run 1:
// cordic
module cordic #(parameter WIDTH = 32, ITER = 16)(
    input clk,
    input rst,
    input start,
    input mode,  
    input signed [WIDTH-1:0] x_in,
    input signed [WIDTH-1:0] y_in,
    input signed [WIDTH-1:0] z_in,
    output reg signed [WIDTH-1:0] x_out,
    output reg signed [WIDTH-1:0] y_out,
    output reg signed [WIDTH-1:0] z_out,
    output reg done
);
    localparam signed [WIDTH-1:0] K = 32'sd19898;   
    localparam IDLE = 2'd0, PROCESS = 2'd1, DONE = 2'd2;
    reg signed [WIDTH-1:0] x, y, z;
    reg [4:0] i;
    reg [1:0] state;
    reg mode_r;  
    function signed [WIDTH-1:0] atan_table;
        input [3:0] idx;
        case (idx)
            4'd0:  atan_table = 32'sd25736;
            4'd1:  atan_table = 32'sd15192;
            4'd2:  atan_table = 32'sd8027;
            4'd3:  atan_table = 32'sd4074;
            4'd4:  atan_table = 32'sd2045;
            4'd5:  atan_table = 32'sd1023;
            4'd6:  atan_table = 32'sd511;
            4'd7:  atan_table = 32'sd256;
            4'd8:  atan_table = 32'sd128;
            4'd9:  atan_table = 32'sd64;
            4'd10: atan_table = 32'sd32;
            4'd11: atan_table = 32'sd16;
            4'd12: atan_table = 32'sd8;
            4'd13: atan_table = 32'sd4;
            4'd14: atan_table = 32'sd2;
            default: atan_table = 32'sd1;
        endcase
    endfunction
    always @(posedge clk or posedge rst) begin
        if (rst) begin
            state <= IDLE;
            done <= 0;
            x <= 0; y <= 0; z <= 0;
            x_out <= 0; y_out <= 0; z_out <= 0;
            i <= 0;
            mode_r <= 0;
        end 
        else begin
            case (state)
                IDLE: begin
                    done <= 0;
                    if (start) begin
                        x <= mode ? x_in : K;
                        y <= mode ? y_in : 0;
                        z <= mode ? 0 : z_in;
                        mode_r <= mode;
                        i <= 0;
                        state <= PROCESS;
                    end
                end
                PROCESS: begin
                    if (i < ITER) begin
  ...
make LEC_CHECK=0 CAP_MARGIN=20 CORE_MARGIN=2 CORE_UTILIZATION=72 CTS_CLUSTER_DIAMETER=93 PLACE_DENSITY_LB_ADDON=0.0 SETUP_SLACK_MARGIN=1.73 SLEW_MARGIN=20 finish   # period 5.85 ns
run.sh (not shown) runs the stock make flow with config.mk's settings and CLKGATE_MAP_FILE=.
What ended run 1 was a tool error in global routing (5_1_grt); the run never finished.
Relative to run 1, the following input files were edited for run 2:
Settings: PLACE_DENSITY_LB_ADDON no longer set, was 0.0; PLACE_DENSITY now 0.42, previously not set; TNS_END_PERCENT now 5, previously not set; ABC_AREA now 1, previously not set; CTS_CLUSTER_SIZE now 97, previously not set; CTS_CLUSTER_DIAMETER now 272, was 93; SETUP_SLACK_MARGIN no longer set, was 1.73; the clock period (ns, I/O delays scaled along) now 3.77, was 5.85.
## What came out
Flow for run 2 halted at detailed placement (3_5_place_dp), error code DPL-0033. Summary of run 2 over run 1: net count after synthesis rose 38%, summed standard-cell area reported by yosys rose 280 sq um. The die height number comes out higher for run 2 vs run 1. Run 2 against run 1: share of the synthesized netlist area taken by xor and xnor gates lost 1.9 points; post-synthesis cell area picked up an extra about 1.5%. Taking run 1 as the reference, in run 2 core utilization before placement picked up an extra 0.66 points, die area higher.
[inputs] run 3 vs run 2
Settings: SLEW_MARGIN changed from 20 to 15; CORE_UTILIZATION changed from 72 to 40; PLACE_DENSITY removed (was 0.42); GPL_ROUTABILITY_DRIVEN newly set to 0; GPL_TIMING_DRIVEN newly set to 0; CTS_CLUSTER_SIZE changed from 97 to 89; CAP_MARGIN changed from 20 to 35; CTS_CLUSTER_DIAMETER removed (was 272); the clock period (ns, I/O delays scaled along) changed from 3.77 to 7.0.
==> comparison <==
- Run 2 is listed as incomplete: the tool reported an error in detailed placement (3_5_place_dp) and the run ended there.
- Run 3 completed; timing, DRC and antenna clean
- Per the comparison of run 3 with run 2, register share after synthesis was more or less identical; chip width has increased.
- The number of instances in the synthesized netlist on run 3 is in line with that on run 2.
- As far as yosys synthesis chip area goes, run 3 and run 2 are indistinguishable; the numbers are identical.
- Per the comparison of run 3 with run 2, chip area rose by 78%; cell count listed in synth_stat.txt stayed essentially flat; number of placement rows rose by 21; floorplan core area rose by 82%; number of nets at floorplan stayed essentially flat.
## Diff of input files: run 4 against run 3
Settings: CELL_PAD_IN_SITES_DETAIL_PLACEMENT now 1, previously not set; GPL_ROUTABILITY_DRIVEN now 1, was 0; CELL_PAD_IN_SITES_GLOBAL_PLACEMENT now 3, previously not set; CORE_ASPECT_RATIO now 0.68, previously not set; ABC_AREA now 0, was 1; CORE_MARGIN now 10, was 2; MIN_ROUTING_LAYER now met2, previously not set; CTS_CLUSTER_SIZE now 77, was 89.
Findings:
The log for run 4 ends in global routing (5_1_grt) with error GRT-0116, so the run never completed. Going from run 3 to run 4, mean area per synthesized cell grew by more than a quarter. Side by side, total cell area reported by yosys after synthesis turned out lower in run 4 than in run 3. [run 4] aoi/oai-family share of the synthesized area rose 4.0 points relative to run 3. Run 4 vs run 3 — register area share after synthesis rose 0.39 points. From run 3 to run 4, number of H-tree branching levels did not move at all. Taking run 3 as the reference, in run 4 post-synth design cell area saw a decrease; cell row count saw a decrease; post-synthesis net count saw a decrease; fraction of the mapped netlist area in adder cells saw little to no change. In the metrics for run 4 and run 3, the one carrying the lower chip height is run 4.
